==> flow/design.v <==
module std_fp_mult_pipe #(
    parameter WIDTH = 32,
    parameter INT_WIDTH = 16,
    parameter FRAC_WIDTH = 16,
    parameter SIGNED = 0
) (
    input  logic [WIDTH-1:0] left,
    input  logic [WIDTH-1:0] right,
    input  logic             go,
    input  logic             clk,
    input  logic             reset,
    output logic [WIDTH-1:0] out,
    output logic             done
);
  logic [WIDTH-1:0]          rtmp;
  logic [WIDTH-1:0]          ltmp;
  logic [(WIDTH << 1) - 1:0] out_tmp;
  logic done_buf[2:0];
  assign done = done_buf[2];
  assign out = out_tmp[(WIDTH << 1) - INT_WIDTH - 1 : WIDTH - INT_WIDTH];
  logic start;
  assign start = go & done_buf[0] == 0 & done_buf[1] == 0;
  always_ff @(posedge clk) begin
    if (start)
      done_buf[0] <= 1;
    else
      done_buf[0] <= 0;
  end
  always_ff @(posedge clk) begin
    if (go) begin
      done_buf[2] <= done_buf[1];
      done_buf[1] <= done_buf[0];
    end else begin
      done_buf[2] <= 0;
      done_buf[1] <= 0;
    end
  end
  always_ff @(posedge clk) begin
    if (reset) begin
      rtmp <= 0;
      ltmp <= 0;
      out_tmp <= 0;
    end else if (go) begin
      if (SIGNED) begin
        rtmp <= $signed(right);
        ltmp <= $signed(left);
        out_tmp <= $signed(
          { {WIDTH{ltmp[WIDTH-1]}}, ltmp} *
          { {WIDTH{rtmp[WIDTH-1]}}, rtmp}
        );
      end else begin
        rtmp <= right;
        ltmp <= left;
        out_tmp <= ltmp * rtmp;
      end
    end else begin
      rtmp <= 0;
      ltmp <= 0;
      out_tmp <= out_tmp;
    end
  end
endmodule
module std_fp_smult_pipe #(
    parameter WIDTH = 32,
    parameter INT_WIDTH = 16,
    parameter FRAC_WIDTH = 16
) (
    input  [WIDTH-1:0]              left,
    input  [WIDTH-1:0]              right,
    input  logic                    reset,
    input  logic                    go,
    input  logic                    clk,
    output logic [WIDTH-1:0]        out,
    output logic                    done
);
  std_fp_mult_pipe #(
    .WIDTH(WIDTH),
    .INT_WIDTH(INT_WIDTH),
    .FRAC_WIDTH(FRAC_WIDTH),
    .SIGNED(1)
  ) comp (
    .clk(clk),
    .done(done),
    .reset(reset),
    .go(go),
    .left(left),
    .right(right),
    .out(out)
  );
endmodule
clock: 7.59 ns
lec_check: 0
abc_area: 1
cap_margin: 30
cell_pad_in_sites_detail_placement: 1
cell_pad_in_sites_global_placement: 2
core_margin: 5
core_utilization: 40
max_routing_layer: met4
min_routing_layer: met2
place_density_lb_addon: 0.11
setup_slack_margin: 2.2
slew_margin: 15
tns_end_percent: 60
run.sh (not shown) runs the stock make flow with config.mk's settings and CLKGATE_MAP_FILE=.
Edit:
Settings changed: ABC_AREA 1 to not set, CAP_MARGIN 30 to 20, CELL_PAD_IN_SITES_DETAIL_PLACEMENT 1 to not set, CELL_PAD_IN_SITES_GLOBAL_PLACEMENT 2 to not set, CORE_MARGIN 5 to 2, CORE_UTILIZATION 40 to 72, MAX_ROUTING_LAYER met4 to not set, MIN_ROUTING_LAYER met2 to not set, PLACE_DENSITY_LB_ADDON 0.11 to 0.19, SETUP_SLACK_MARGIN 2.2 to not set, SLEW_MARGIN 15 to 20, TNS_END_PERCENT 60 to not set.
Clock period 7.59 ns to 7.02 ns, I/O delays scaled along.
Result:
- The new run finished but fails on setup timing
- setup slack loses 0.95 ns
- power is lower by 7.5%
- global-route usage is lower by 3.0 points

RTL: the design.v shown in full above, as it stands there.
make LEC_CHECK=0 CAP_MARGIN=20 CORE_MARGIN=2 CORE_UTILIZATION=72 CTS_CLUSTER_DIAMETER=175 CTS_CLUSTER_SIZE=96 SLEW_MARGIN=20 TNS_END_PERCENT=5 finish   # period 6.75 ns
The baseline ran to the end with violations: negative setup slack.
Next try:
- ABC_AREA: default -> 0
- CTS_CLUSTER_DIAMETER: 175 -> 193
- SETUP_SLACK_MARGIN: default -> 0.27
- TNS_END_PERCENT: 5 -> default
- clock period: 6.75 -> 2.74 ns (I/O delays scaled with it)
After rerunning: The changed run produced a layout that fails on negative setup slack. Via count is higher by about 8%. Total power is higher to 2.7 times its value. Wire length is higher by about 18%. Sequential power is higher by about 150%. Fmax is lower by 3.2%. Cell area is higher by 4.2%. Global-route usage is higher by 1.7 points. Cell count is higher by 2.1%.
Next try:
- ABC_AREA: 0 -> default
- CTS_CLUSTER_DIAMETER: 193 -> 142
- CTS_CLUSTER_SIZE: 96 -> default
- PLACE_DENSITY: default -> 0.36
- SETUP_SLACK_MARGIN: 0.27 -> default
- clock period: 2.74 -> 7.02 ns (I/O delays scaled with it)
After rerunning: The new run finished but failed the layout checks on negative setup slack; hold slack improved by 12 ps; cell area fell by 2.3%; setup slack improved by 4400 ps; total power fell by 63%; die size stays the same; via count fell by 4.9%; final cell count fell by 2.2%; maximum frequency rose by about 1%.
Next try:
- CORE_UTILIZATION: 72 -> 40
- CTS_CLUSTER_DIAMETER: 142 -> default
- PLACE_DENSITY: 0.36 -> default
- clock period: 7.02 -> 7.5 ns (I/O delays scaled with it)
Now the flow ran to the end with no violations.
Register-to-register slack improves by 660 ps.
Non-clock buffer count drops by 200.
Area after synthesis does not change.
Clock power shrinks by 13%.
Cell area shrinks by 6.7%.
Setup slack gains 660 ps.
Maximum frequency climbs by about 2.5%.
Global-route usage falls by 19 points.
Power and IR drop assume default switching activity.
